== run 1 ==
Design milestone1, start of the top module:
module milestone1 (
	input logic CLOCK_50_I,                    
	input logic resetn,
	input  logic            M1_en,
	output  logic            M1_end,
	output logic   [17:0]   SRAM_address,
	input  logic   [15:0]   SRAM_read_data,
	output logic   [15:0]   SRAM_write_data,
	output logic            SRAM_we_n
);
For scale: about 7300 cells after synthesis, ~63000 um^2 of cells after synthesis.
clock: 7.24 ns
lec_check: 0
cap_margin: 25
cell_pad_in_sites_global_placement: 3
core_margin: 2
core_utilization: 70
place_density_lb_addon: 0.01
slew_margin: 20
tns_end_percent: 30
run.sh (not shown) runs the stock make flow with config.mk's settings and CLKGATE_MAP_FILE=.
FAIL run 1 @ 3_1_place_gp_skip_io: tool exited with error
#### Input delta (run 2 over run 1)
Settings: changing CAP_MARGIN from 25 to 20; removing CELL_PAD_IN_SITES_GLOBAL_PLACEMENT (formerly 3); removing TNS_END_PERCENT (formerly 30); setting PLACE_DENSITY to 0.4 for the first time; removing PLACE_DENSITY_LB_ADDON (formerly 0.01); changing CORE_UTILIZATION from 70 to 72; changing the clock period (ns, I/O delays scaled along) from 7.24 to 8.05.
--- outcome ---
Run 2 did not run to completion, as it errored out during 5_1_grt. Run 2 against run 1: row count went down; die area went down. Diff run 1 -> run 2: area figure in the yosys stat output neither gained nor lost much; area fraction in full adders, half adders and majority gates ~0 delta; floorplan core area went down 2.4%; die boundary width went down about 1.4%.
For run 3, these inputs were changed with respect to run 2:
Settings: ABC_AREA now 1, previously not set; CTS_CLUSTER_SIZE now 96, previously not set; PLACE_DENSITY now 0.41, was 0.4; CTS_CLUSTER_DIAMETER now 363, previously not set; the clock period (ns, I/O delays scaled along) now 7.03, was 8.05.
Findings:
Run 3 failed in 5_1_grt with GRT-0116. Compared with run 2, run 3 shows number of gates resized after cts higher by 3.9%. Diff run 2 -> run 3: synthesized cell count moved up, yosys synthesis chip area increased by 6.6% relative to the old numbers, sequential-to-total area share from yosys stat decreased by 1.5 points relative to the old numbers. NOTE mean instance size in the synthesized netlist run 2->run 3 decreased by more than 10%. The lower cell total in the yosys stat output of run 2 and run 3 is in run 2. Run 3 vs run 2, area after synthesis went up by 6.6%.
The following lists how run 4 was set up differently from run 3:
Settings: changing CORE_UTILIZATION from 72 to 29; removing CTS_CLUSTER_SIZE (formerly 96); removing CTS_CLUSTER_DIAMETER (formerly 363); removing PLACE_DENSITY (formerly 0.41); removing ABC_AREA (formerly 1); changing the clock period (ns, I/O delays scaled along) from 7.03 to 12.5.
==> results <==
Of run 3 and run 4, just one finished clean: run 4. FAIL run 3 @ 5_1_grt: tool exited with error. Synthesis-stage register bit count came out exactly the same in run 4 and run 3. Against run 3 as the reference, run 4 delivers a higher register share after synthesis. Comparing run 4 and run 3, tally of unique sky130hd cells used after synthesis is higher on run 4.

Starting RTL as in the previous note.
Design milestone1, start of the top module:
module milestone1 (
	input logic CLOCK_50_I,                    
	input logic resetn,
	input  logic            M1_en,
	output  logic            M1_end,
	output logic   [17:0]   SRAM_address,
	input  logic   [15:0]   SRAM_read_data,
	output logic   [15:0]   SRAM_write_data,
	output logic            SRAM_we_n
);
make LEC_CHECK=0 CAP_MARGIN=20 CORE_MARGIN=2 CORE_UTILIZATION=70 CTS_CLUSTER_SIZE=41 HOLD_SLACK_MARGIN=0.29 SETUP_SLACK_MARGIN=2.47 SLEW_MARGIN=20 finish   # period 9.26 ns
The first run aborted during global routing (5_1_grt).
Rerun with:
- CORE_UTILIZATION: 70 -> 40
- CTS_CLUSTER_SIZE: 41 -> not set
- HOLD_SLACK_MARGIN: 0.29 -> not set
- SETUP_SLACK_MARGIN: 2.47 -> not set
- clock period: 9.26 -> 12.5 ns (I/O delays scaled with it)
Outcome:
- The new run completed without violations
- synthesized cell count does not change
- synthesized area does not change
- die size increases by about 70%
Rerun with:
- CORE_UTILIZATION: 40 -> 65
- clock period: 12.5 -> 10.1 ns (I/O delays scaled with it)
After rerunning: Core utilization is higher by 33 points. Sequential share of layout area is lower by 1.4 points. Design area is higher by 6.7%. Synthesized area is unchanged. Global-route usage is higher by 16 points. Setup slack degrades by 550 ps. Die size is lower by 38%. Cell count is lower by 2.6%. Wire length is higher by 4.3%.
Rerun with:
- CORE_UTILIZATION: 65 -> 71
- MAX_ROUTING_LAYER: not set -> met4
- clock period: 10.1 -> 8.32 ns (I/O delays scaled with it)
After rerunning: The new run died in global routing (5_1_grt). Synthesized cell count is unchanged. Area after synthesis stays the same. Die area falls by about 8%.

P:
Starting RTL as in the previous note.
// milestone1
module milestone1 (
	input logic CLOCK_50_I,                    
	input logic resetn,
	input  logic            M1_en,
	output  logic            M1_end,
	output logic   [17:0]   SRAM_address,
	input  logic   [15:0]   SRAM_read_data,
	output logic   [15:0]   SRAM_write_data,
	output logic            SRAM_we_n
);
Settings: LEC_CHECK=0, CAP_MARGIN=30, CORE_MARGIN=2, CORE_UTILIZATION=70, CTS_CLUSTER_DIAMETER=56, CTS_CLUSTER_SIZE=41, HOLD_SLACK_MARGIN=0.29, SETUP_SLACK_MARGIN=2.47, SLEW_MARGIN=20; clock period 9.07 ns.
FAIL P @ global routing: tool exited with error
The following lists how Q was set up differently from P:
- clearing SETUP_SLACK_MARGIN, which used to be 2.47
- clearing CTS_CLUSTER_SIZE, which used to be 41
- clearing CTS_CLUSTER_DIAMETER, which used to be 56
- swapping 70 for 71 in CORE_UTILIZATION
- swapping 30 for 15 in CAP_MARGIN
- clearing HOLD_SLACK_MARGIN, which used to be 0.29
- swapping 9.07 for 8.34 in the clock period (ns, I/O delays scaled along)
==> results <==
Q: GRT-0116 in global routing -> run aborted. Comparing Q against P, there is no change at all in number of core rows. From P to Q the numbers moved as follows: placeable core area fell by 680 sq um, y dimension of the die now smaller, number of cells in the yosys synthesis report saw little to no change, width of the chip now sits lower, instance count of the mapped netlist now sits at about the same level. Compared with P, in Q worst setup slack before clock tree synthesis went down; pre-placement core utilization saw an increase; sequential element share of the synthesized area held steady; number of buffers inserted to repair setup after CTS shows a reduction of 103; die area -about 1.4%.
> inputs changed (Q -> R)
- CORE_UTILIZATION now 65, was 71
- TNS_END_PERCENT now 10, previously not set
- the clock period (ns, I/O delays scaled along) now 8.48, was 8.34
==> results <==
- Finished, but not clean: R, with setup timing.
- Between Q and R, the maximum clock path buffer count figures differ only marginally.
- The higher number of instances in the placed design of Q and R is in R.
- ~same count of clock tree sinks in Q and R
- In R relative to Q, die height had gone up by a few percent.
- Changes observed in R relative to Q: area after detailed placement lost 0.51%, number of gates resized after cts shows an increase of 102, post-CTS setup-driven buffer insertion count went up by about 34%, final weighted congestion in routability-driven placement lower, number of core rows higher.
Input-level comparison between S and R:
- clearing TNS_END_PERCENT, which used to be 10
- putting MAX_ROUTING_LAYER at met4 where nothing was set
- swapping 8.48 for 8.38 in the clock period (ns, I/O delays scaled along)
Notes after the runs:
- Relative to R, the minimum setup slack after placement of S is higher by 49 ps.
- S: it failed during global routing, and the tool reported ODB-0269.
- S vs. R: chip footprint essentially unchanged, vertical die dimension flat, HPWL reported at the end of detailed placement went up by 0.36%, placed instance area rose by 480 sq um, buffer count from post-CTS setup fixing decreased 9.6%.
- Going from R to S, number of cells in Yosys stat closely matched the old numbers; final weighted congestion of routability-driven global placement increased by about 2% relative to the old numbers.
Relative to S, the following input files were edited for T:
- a change of the clock period (ns, I/O delays scaled along) from 8.38 to 8.44
## What came out
Unique cell type count in the Yosys netlist came out exactly the same in S and T. T -> S: number of clock sinks seen by CTS delta 0, exact match. Status(T) = ERROR, stage = global routing. Flow for S halted at global routing, error code ODB-0269. Going from S to T, number of cells upsized or downsized after cts rose by 100%, number of standard-cell rows in the floorplan flat, post-placement setup slack shrank by 130 ps, number of setup buffers added after CTS grew by 85.
